==> flow/design.v (excerpt) <==
module top(clk, rst_n, in, valid_in, last_in, out, valid_out, last_out, ready);
For scale: about 5200 cells after synthesis, roughly 2200 flip-flops, ~71 I/O pins, ~94000 um^2 of cells after synthesis.
Settings: LEC_CHECK=0, CAP_MARGIN=40, CELL_PAD_IN_SITES_DETAIL_PLACEMENT=2, CELL_PAD_IN_SITES_GLOBAL_PLACEMENT=3, CORE_MARGIN=7, CORE_UTILIZATION=38, CTS_CLUSTER_SIZE=21, GPL_ROUTABILITY_DRIVEN=0, GPL_TIMING_DRIVEN=0, MIN_ROUTING_LAYER=met1, PLACE_DENSITY=0.95, SETUP_SLACK_MARGIN=1.2, SLEW_MARGIN=20, TNS_END_PERCENT=70; clock period 8.0 ns.
run.sh (not shown) runs the stock make flow with config.mk's settings and CLKGATE_MAP_FILE=.
Rerun with:
==> flow/config.mk (replaced) <==
export PLATFORM = sky130hd
export DESIGN_NAME = top
export DESIGN_NICKNAME = top
export VERILOG_FILES = /design/flow/design.v
export SDC_FILE = /design/flow/constraint.sdc
export NUM_CORES = 4
export LEC_CHECK = 0
export ABC_AREA = 1
export CAP_MARGIN = 35
export CORE_MARGIN = 2
export CORE_UTILIZATION = 72
export CTS_CLUSTER_DIAMETER = 212
export CTS_CLUSTER_SIZE = 15
export SETUP_SLACK_MARGIN = -0.34
export SLEW_MARGIN = 20
==> flow/constraint.sdc (replaced) <==
create_clock -name core_clock -period 3.45 [get_ports {clk}]
set_input_delay 0.6900 -clock core_clock [delete_from_list [all_inputs] [get_ports {clk}]]
set_output_delay 0.6900 -clock core_clock [all_outputs]
set_load 0.01 [all_outputs]
Now the flow completed and failed the layout checks on setup timing; total power rises by 92%; worst setup slack degrades by 1.4 ns; cell count came out higher by 22%; register-to-register slack loses 1.4 ns; non-clock buffer count climbs by 468; wire length came out lower by 28%; via count goes up by 19%; global-route usage is higher by 14 points; count of clock-buffer cells in the layout is lower by 23; die area fell by 48%.
Rerun with:
==> flow/config.mk (replaced) <==
export PLATFORM = sky130hd
export DESIGN_NAME = top
export DESIGN_NICKNAME = top
export VERILOG_FILES = /design/flow/design.v
export SDC_FILE = /design/flow/constraint.sdc
export NUM_CORES = 4
export LEC_CHECK = 0
export CAP_MARGIN = 20
export CORE_MARGIN = 2
export CORE_UTILIZATION = 40
export SLEW_MARGIN = 20
==> flow/constraint.sdc (replaced) <==
create_clock -name core_clock -period 8.0 [get_ports {clk}]
set_input_delay 1.6000 -clock core_clock [delete_from_list [all_inputs] [get_ports {clk}]]
set_output_delay 1.6000 -clock core_clock [all_outputs]
set_load 0.01 [all_outputs]
With this change the flow finished clean.
Clock-buffer cell count went up by 8.
Synthesized area went down by 2.7%.
Critical path depth shrinks by 7.

Starting RTL as in the previous note.
==> flow/config.mk <==
export PLATFORM = sky130hd
export DESIGN_NAME = top
export DESIGN_NICKNAME = top
export VERILOG_FILES = /design/flow/design.v
export SDC_FILE = /design/flow/constraint.sdc
export NUM_CORES = 4
export LEC_CHECK = 0
export ABC_AREA = 1
export CAP_MARGIN = 15
export CELL_PAD_IN_SITES_GLOBAL_PLACEMENT = 1
export CORE_ASPECT_RATIO = 1.68
export CORE_MARGIN = 2
export CORE_UTILIZATION = 57
export CTS_CLUSTER_DIAMETER = 196
export GPL_ROUTABILITY_DRIVEN = 0
export GPL_TIMING_DRIVEN = 0
export MAX_ROUTING_LAYER = met4
export MIN_ROUTING_LAYER = met1
export PLACE_DENSITY_LB_ADDON = 0.09
export SETUP_SLACK_MARGIN = 1.01
export SLEW_MARGIN = 25
==> flow/constraint.sdc <==
create_clock -name core_clock -period 11.0 [get_ports {clk}]
set_input_delay 2.2000 -clock core_clock [delete_from_list [all_inputs] [get_ports {clk}]]
set_output_delay 2.2000 -clock core_clock [all_outputs]
set_load 0.01 [all_outputs]
The starting point completed with no timing, DRC or antenna violations.
Next try:
==> flow/config.mk (replaced) <==
export PLATFORM = sky130hd
export DESIGN_NAME = top
export DESIGN_NICKNAME = top
export VERILOG_FILES = /design/flow/design.v
export SDC_FILE = /design/flow/constraint.sdc
export NUM_CORES = 4
export LEC_CHECK = 0
export CAP_MARGIN = 10
export CORE_MARGIN = 2
export CORE_UTILIZATION = 72
export CTS_CLUSTER_SIZE = 100
export PLACE_DENSITY_LB_ADDON = 0.0
export SETUP_SLACK_MARGIN = 1.21
export SLEW_MARGIN = 20
export TNS_END_PERCENT = 5
==> flow/constraint.sdc (replaced) <==
create_clock -name core_clock -period 4.15 [get_ports {clk}]
set_input_delay 0.8300 -clock core_clock [delete_from_list [all_inputs] [get_ports {clk}]]
set_output_delay 0.8300 -clock core_clock [all_outputs]
set_load 0.01 [all_outputs]
- With this change the flow finished but fails on negative setup slack
- wire length is lower by 12%
- die size went down by 23%
- sequential power goes up to 2.7 times its value
- clock skew shrinks by 0.015 ns
- total power is higher to 2.8 times its value
- final area increases by 0.57%
Next try:
==> flow/config.mk (replaced) <==
export PLATFORM = sky130hd
export DESIGN_NAME = top
export DESIGN_NICKNAME = top
export VERILOG_FILES = /design/flow/design.v
export SDC_FILE = /design/flow/constraint.sdc
export NUM_CORES = 4
export LEC_CHECK = 0
export ABC_AREA = 0
export CAP_MARGIN = 35
export CORE_MARGIN = 2
export CORE_UTILIZATION = 72
export CTS_CLUSTER_DIAMETER = 212
export CTS_CLUSTER_SIZE = 15
export PLACE_DENSITY = 0.78
export SETUP_SLACK_MARGIN = -0.34
export SLEW_MARGIN = 20
==> flow/constraint.sdc (replaced) <==
create_clock -name core_clock -period 3.45 [get_ports {clk}]
set_input_delay 0.6900 -clock core_clock [delete_from_list [all_inputs] [get_ports {clk}]]
set_output_delay 0.6900 -clock core_clock [all_outputs]
set_load 0.01 [all_outputs]
Outcome: The changed run reached the layout checks and failed them: negative setup slack; worst setup slack gets worse by 1.3 ns; area after synthesis is unchanged; clock-buffer cell count decreases by 21; non-clock buffer count grows by 287; clock skew grows by 0.018 ns; final cell count increases by a few percent; final area is higher slightly; power increases by roughly a tenth; die size is unchanged; wire length went up by a few percent; core utilization came out higher by 0.92 points.
Power and IR drop assume default switching activity.
